==> inputs of run a <==
==> flow/design.v (excerpt) <==
module GameModeEazy(
input wire clk,
input wire rst,
input wire load,
input wire [63:0] load_board,
input wire [3:0]btn,
input wire [3:0]mode,
output wire [63:0] num,
output wire [15:0] judge
    );
reg [63:0] num_reg; 
reg [63:0] num_reg_last;
reg [3:0]position_reg;
reg [1:0]count;
assign num = num_reg;
judge m0(.num(num),.judge(judge));
always @ (posedge clk)
if (rst) begin
	num_reg = 64'b0001000000000000000000000000000000000000000000000000000000010000;
	count = 2'b00;
end
else if (load) begin
	num_reg = load_board;
end
else if (mode==4'b0011) begin
	if (count==2'b11) count=2'b00; else count=count+1'b1;
	num_reg_last=num_reg;
		if (btn[0]==1)
		begin		
			if (num_reg[3:0]==4'b0000)
				begin
					num_reg[3:0]=num_reg[19:16];
					num_reg[19:16]=4'b0000;
				end
			if (num_reg[7:4]==4'b0000)
				begin
					num_reg[7:4]=num_reg[23:20];
					num_reg[23:20]=4'b0000;
				end	
			if (num_reg[11:8]==4'b0000)
				begin
					num_reg[11:8]=num_reg[27:24];
					num_reg[27:24]=4'b0000;
				end	
			if (num_reg[15:12]==4'b0000)
				begin
					num_reg[15:12]=num_reg[31:28];
					num_reg[31:28]=4'b0000;
				end	
			if (num_reg[19:16]==4'b0000)
				begin
					num_reg[19:16]=num_reg[35:32];
					num_reg[35:32]=4'b0000;
				end
			if (num_reg[23:20]==4'b0000)
				begin
					num_reg[23:20]=num_reg[39:36];
					num_reg[39:36]=4'b0000;
				end	
			if (num_reg[27:24]==4'b0000)
				begin
					num_reg[27:24]=num_reg[43:40];
					num_reg[43:40]=4'b0000;
				end	
			if (num_reg[31:28]==4'b0000)
				begin
					num_reg[31:28]=num_reg[47:44];
					num_reg[47:44]=4'b0000;
				end	
			if (num_reg[3:0]==4'b0000)
				begin
					num_reg[3:0]=num_reg[19:16];
					num_reg[19:16]=4'b0000;
				end
			if (num_reg[7:4]==4'b0000)
				begin
					num_reg[7:4]=num_reg[23:20];
					num_reg[23:20]=4'b0000;
				end	
			if (num_reg[11:8]==4'b0000)
				begin
  ...
==> flow/config.mk <==
export PLATFORM = sky130hd
export DESIGN_NAME = GameModeEazy
export DESIGN_NICKNAME = GameModeEazy
export VERILOG_FILES = /design/flow/design.v
export SDC_FILE = /design/flow/constraint.sdc
export NUM_CORES = 4
export LEC_CHECK = 0
export ABC_AREA = 0
export CAP_MARGIN = 20
export CELL_PAD_IN_SITES_GLOBAL_PLACEMENT = 3
export CORE_MARGIN = 9
export CORE_UTILIZATION = 27
export CTS_CLUSTER_DIAMETER = 322
export CTS_CLUSTER_SIZE = 100
export HOLD_SLACK_MARGIN = -0.09
export SLEW_MARGIN = 20
==> flow/constraint.sdc <==
create_clock -name core_clock -period 28.0 [get_ports {clk}]
set_input_delay 5.6000 -clock core_clock [delete_from_list [all_inputs] [get_ports {clk}]]
set_output_delay 5.6000 -clock core_clock [all_outputs]
set_load 0.01 [all_outputs]
run.sh (not shown) runs the stock make flow with config.mk's settings and CLKGATE_MAP_FILE=.
==> run b (differences from run a) <==
- ABC_AREA: 0 -> unset
- CAP_MARGIN: 20 -> 5
- CORE_MARGIN: 9 -> 2
- CORE_UTILIZATION: 27 -> 40
- CTS_CLUSTER_DIAMETER: 322 -> unset
- CTS_CLUSTER_SIZE: 100 -> unset
- HOLD_SLACK_MARGIN: -0.09 -> unset
- PLACE_DENSITY_LB_ADDON: unset -> 0.11
- SLEW_MARGIN: 20 -> 15
- TNS_END_PERCENT: unset -> 90
==> run c (differences from run a) <==
- ABC_AREA: 0 -> unset
- CELL_PAD_IN_SITES_GLOBAL_PLACEMENT: 3 -> unset
- CORE_MARGIN: 9 -> 2
- CORE_UTILIZATION: 27 -> 59
- CTS_CLUSTER_DIAMETER: 322 -> unset
- CTS_CLUSTER_SIZE: 100 -> unset
- HOLD_SLACK_MARGIN: -0.09 -> unset
==> flow/constraint.sdc (replaced) <==
create_clock -name core_clock -period 21.9 [get_ports {clk}]
set_input_delay 4.3800 -clock core_clock [delete_from_list [all_inputs] [get_ports {clk}]]
set_output_delay 4.3800 -clock core_clock [all_outputs]
set_load 0.01 [all_outputs]
==> run d (differences from run a) <==
- ABC_AREA: 0 -> unset
- CELL_PAD_IN_SITES_GLOBAL_PLACEMENT: 3 -> unset
- CORE_MARGIN: 9 -> 2
- CORE_UTILIZATION: 27 -> 69
- CTS_CLUSTER_DIAMETER: 322 -> unset
- CTS_CLUSTER_SIZE: 100 -> 24
- HOLD_SLACK_MARGIN: -0.09 -> unset
- SETUP_SLACK_MARGIN: unset -> 3.32
==> flow/constraint.sdc (replaced) <==
create_clock -name core_clock -period 25.5 [get_ports {clk}]
set_input_delay 5.1000 -clock core_clock [delete_from_list [all_inputs] [get_ports {clk}]]
set_output_delay 5.1000 -clock core_clock [all_outputs]
set_load 0.01 [all_outputs]
==> summary of the runs <==
- Against run b, the non-clock buffer count of run a is higher by 90.
- In area after synthesis, run d and run b do not differ.
- Between run a and run b, the lower hold slack is in run a (gap 0.0050 ns).
- Count of clock-buffer cells in the layout: run a is lower than run b (1).
- Sequential share of layout area is about the same in run b and run a.
- Run a produced a clean layout. Run c ended with an error in 5_1_grt on GRT-0116. Run d failed in 5_1_grt (GRT-0116). Run b went through all stages and came out clean.
- Against run b, the setup slack of run a is better by 0.14 ns.
- In clock skew, run a and run b hardly differ.
- Between run b and run a, the lower design area is in run b (gap about 2.6%, measured against run a).
- Of run b and run a, run b has the higher core utilization (gap 14 points).
==> figures <==
|  | run b | run a | run c | run d |
|---|---|---|---|---|
| Status | finished clean | finished clean | aborted with a tool error | aborted with a tool error |
| Stage where the flow stopped | - | - | 5_1_grt | 5_1_grt |
| Effective utilization at floorplan | 40.2% | 27.2% | 59.4% | 69.8% |
| Clock transition at the registers of the reported paths | 0.08 ns | 0.09 ns | - | - |
| Total length of routed wires | 272 mm | 328 mm | - | - |
| Final-layout non-clock buffer area share | 9.76% | 10.7% | - | - |
| Detailed-route wire length on metal 1 | 107 mm | 138 mm | - | - |
| Die height | 339 µm | 426 µm | 280 µm | 259 µm |
| Number of signal-net inverters in the final layout | 277 | 277 | - | - |
| Final count of pins violating max slew | 0 | 0 | - | - |
| First drt pass iteration count | 7 | 6 | - | - |
| TritonCTS clock tree | built | built | - | - |
| RR Endpoint | num_reg[1] | num_reg[1] | - | - |
| Critical path start-end classification | input port to flop | input port to flop | - | - |
| Worst hold slack | 0.570 ns | 0.565 ns | - | - |
| Non-CTS buffers | 604 | 694 | - | - |
| Nets | 7,168 | 7,258 | - | - |
